Design CPU_Set, start of the top module:
module CPU_Set(
    input CLK,
	 input reset,
	 input [15:0]camera,
	 input [15:0] move_command,
	 input [15:0] data_out,
	 output reg [23:0] memory_location,
	 output reg [15:0] memory_input,
	 output reg [127:0] display,
	 output reg write_memory
    );
Size: roughly 3600 cells after synthesis.
clock: 6.92 ns
lec_check: 0
cap_margin: 40
cell_pad_in_sites_detail_placement: 0
cell_pad_in_sites_global_placement: 3
core_margin: 2
core_utilization: 60
cts_cluster_diameter: 86
cts_cluster_size: 40
gpl_timing_driven: 0
max_routing_layer: met5
slew_margin: 20
run.sh (not shown) runs the stock make flow with config.mk's settings and CLKGATE_MAP_FILE=.
The first run never finished: it broke off in global placement without I/O.
Next try:
==> flow/config.mk (replaced) <==
export PLATFORM = sky130hd
export DESIGN_NAME = CPU_Set
export DESIGN_NICKNAME = CPU_Set
export VERILOG_FILES = /design/flow/design.v
export SDC_FILE = /design/flow/constraint.sdc
export NUM_CORES = 4
export LEC_CHECK = 0
export ABC_AREA = 1
export CAP_MARGIN = 0
export CORE_MARGIN = 2
export CORE_UTILIZATION = 72
export CTS_CLUSTER_SIZE = 10
export PLACE_DENSITY = 0.4
export SLEW_MARGIN = 20
export TNS_END_PERCENT = 10
==> flow/constraint.sdc (replaced) <==
create_clock -name core_clock -period 3.96 [get_ports {CLK}]
set_input_delay 0.7920 -clock core_clock [delete_from_list [all_inputs] [get_ports {CLK}]]
set_output_delay 0.7920 -clock core_clock [all_outputs]
set_load 0.01 [all_outputs]
After rerunning: The new run never finished: it broke off in global routing; die size fell by about 24%; area after synthesis fell by 9.2%; synthesized cell count climbs by 11%.
Next try:
==> flow/config.mk (replaced) <==
export PLATFORM = sky130hd
export DESIGN_NAME = CPU_Set
export DESIGN_NICKNAME = CPU_Set
export VERILOG_FILES = /design/flow/design.v
export SDC_FILE = /design/flow/constraint.sdc
export NUM_CORES = 4
export LEC_CHECK = 0
export CAP_MARGIN = 20
export CORE_MARGIN = 4
export CORE_UTILIZATION = 25
export MAX_ROUTING_LAYER = met5
export PLACE_DENSITY = 0.39
export SETUP_SLACK_MARGIN = 0.68
export SLEW_MARGIN = 20
export TNS_END_PERCENT = 40
==> flow/constraint.sdc (replaced) <==
create_clock -name core_clock -period 6.77 [get_ports {CLK}]
set_input_delay 1.3540 -clock core_clock [delete_from_list [all_inputs] [get_ports {CLK}]]
set_output_delay 1.3540 -clock core_clock [all_outputs]
set_load 0.01 [all_outputs]
- Now the flow completed with no timing, DRC or antenna violations
- synthesized area rose by 10%
- synthesized cell count fell by 9.8%
- die area rose to 3.2 times its value


Starting RTL as in the previous note.
Settings: LEC_CHECK=0, CAP_MARGIN=20, CELL_PAD_IN_SITES_GLOBAL_PLACEMENT=1, CORE_ASPECT_RATIO=0.59, CORE_MARGIN=4, CORE_UTILIZATION=63, CTS_CLUSTER_SIZE=37, GPL_ROUTABILITY_DRIVEN=1, GPL_TIMING_DRIVEN=0, HOLD_SLACK_MARGIN=0.19, MAX_ROUTING_LAYER=met5, PLACE_DENSITY_LB_ADDON=0.06, SETUP_SLACK_MARGIN=1.49, SLEW_MARGIN=25; clock period 10.0 ns.
The starting point did not get past global placement without I/O (3_1_place_gp_skip_io), error FLW-0024.
Rerun with:
- CAP_MARGIN: 20 -> 40
- CELL_PAD_IN_SITES_GLOBAL_PLACEMENT: 1 -> default
- CORE_ASPECT_RATIO: 0.59 -> 1.08
- CORE_MARGIN: 4 -> 9
- CORE_UTILIZATION: 63 -> 49
- CTS_CLUSTER_SIZE: 37 -> default
- GPL_ROUTABILITY_DRIVEN: 1 -> default
- GPL_TIMING_DRIVEN: 0 -> default
- HOLD_SLACK_MARGIN: 0.19 -> 0.05
- MAX_ROUTING_LAYER: met5 -> default
- PLACE_DENSITY_LB_ADDON: 0.06 -> 0.27
- SETUP_SLACK_MARGIN: 1.49 -> default
- SLEW_MARGIN: 25 -> 40
- clock period: 10.0 -> 10.6 ns (I/O delays scaled with it)
The changed run finished clean.
Area after synthesis stays the same.
Die area went up by well over a third.
Synthesized cell count does not change.
Rerun with:
- CAP_MARGIN: 40 -> 20
- CORE_ASPECT_RATIO: 1.08 -> default
- CORE_MARGIN: 9 -> 2
- CORE_UTILIZATION: 49 -> 40
- HOLD_SLACK_MARGIN: 0.05 -> 0.29
- PLACE_DENSITY_LB_ADDON: 0.27 -> default
- SETUP_SLACK_MARGIN: default -> 0.97
- SLEW_MARGIN: 40 -> 20
- clock period: 10.6 -> 3.96 ns (I/O delays scaled with it)
What happened: This time the run completed, yet does not pass: setup timing. Clock power came out higher to 3.2 times its value. Power came out higher to 3.5 times its value. Global-route usage is higher by 2.3 points. Via count rises by 10%. Die size is higher by 9.1%. Utilization rises by 1.6 points. Worst setup slack is worse by 5.0 ns. Non-clock buffer count climbs by 704. Wire length climbs by 15%.
Rerun with:
- CORE_UTILIZATION: 40 -> 36
- HOLD_SLACK_MARGIN: 0.29 -> default
- SETUP_SLACK_MARGIN: 0.97 -> default
- clock period: 3.96 -> 6.77 ns (I/O delays scaled with it)
After rerunning: The new run completed with no timing, DRC or antenna violations. Non-clock buffer count fell by 632. Via count drops by 8.8%. Setup slack is better by 1.2 ns. First-iteration DRC count fell by about 16%. Power drops by about 50%.
Rerun with:
- CAP_MARGIN: 20 -> 40
- CELL_PAD_IN_SITES_DETAIL_PLACEMENT: default -> 1
- CELL_PAD_IN_SITES_GLOBAL_PLACEMENT: default -> 3
- CORE_UTILIZATION: 36 -> 60
- CTS_CLUSTER_DIAMETER: default -> 86
- CTS_CLUSTER_SIZE: default -> 51
- GPL_TIMING_DRIVEN: default -> 0
- MAX_ROUTING_LAYER: default -> met4
- clock period: 6.77 -> 6.92 ns (I/O delays scaled with it)
Effect:
- This time the run died in global placement without I/O (3_1_place_gp_skip_io)
- synthesized area stays the same
- die area drops by 40%
- synthesized cell count stays the same
Rerun with:
- CAP_MARGIN: 40 -> 20
- CELL_PAD_IN_SITES_DETAIL_PLACEMENT: 1 -> default
- CELL_PAD_IN_SITES_GLOBAL_PLACEMENT: 3 -> default
- CORE_UTILIZATION: 60 -> 40
- CTS_CLUSTER_DIAMETER: 86 -> default
- CTS_CLUSTER_SIZE: 51 -> default
- GPL_TIMING_DRIVEN: 0 -> default
- MAX_ROUTING_LAYER: met4 -> default
- SETUP_SLACK_MARGIN: default -> 0.55
- clock period: 6.92 -> 3.76 ns (I/O delays scaled with it)
After rerunning:
- Now the flow completed, yet does not pass: setup timing
- synthesized cell count does not change
- area after synthesis is unchanged
- die area increases by about 50%
Power is estimated from default activity; no workload was simulated.
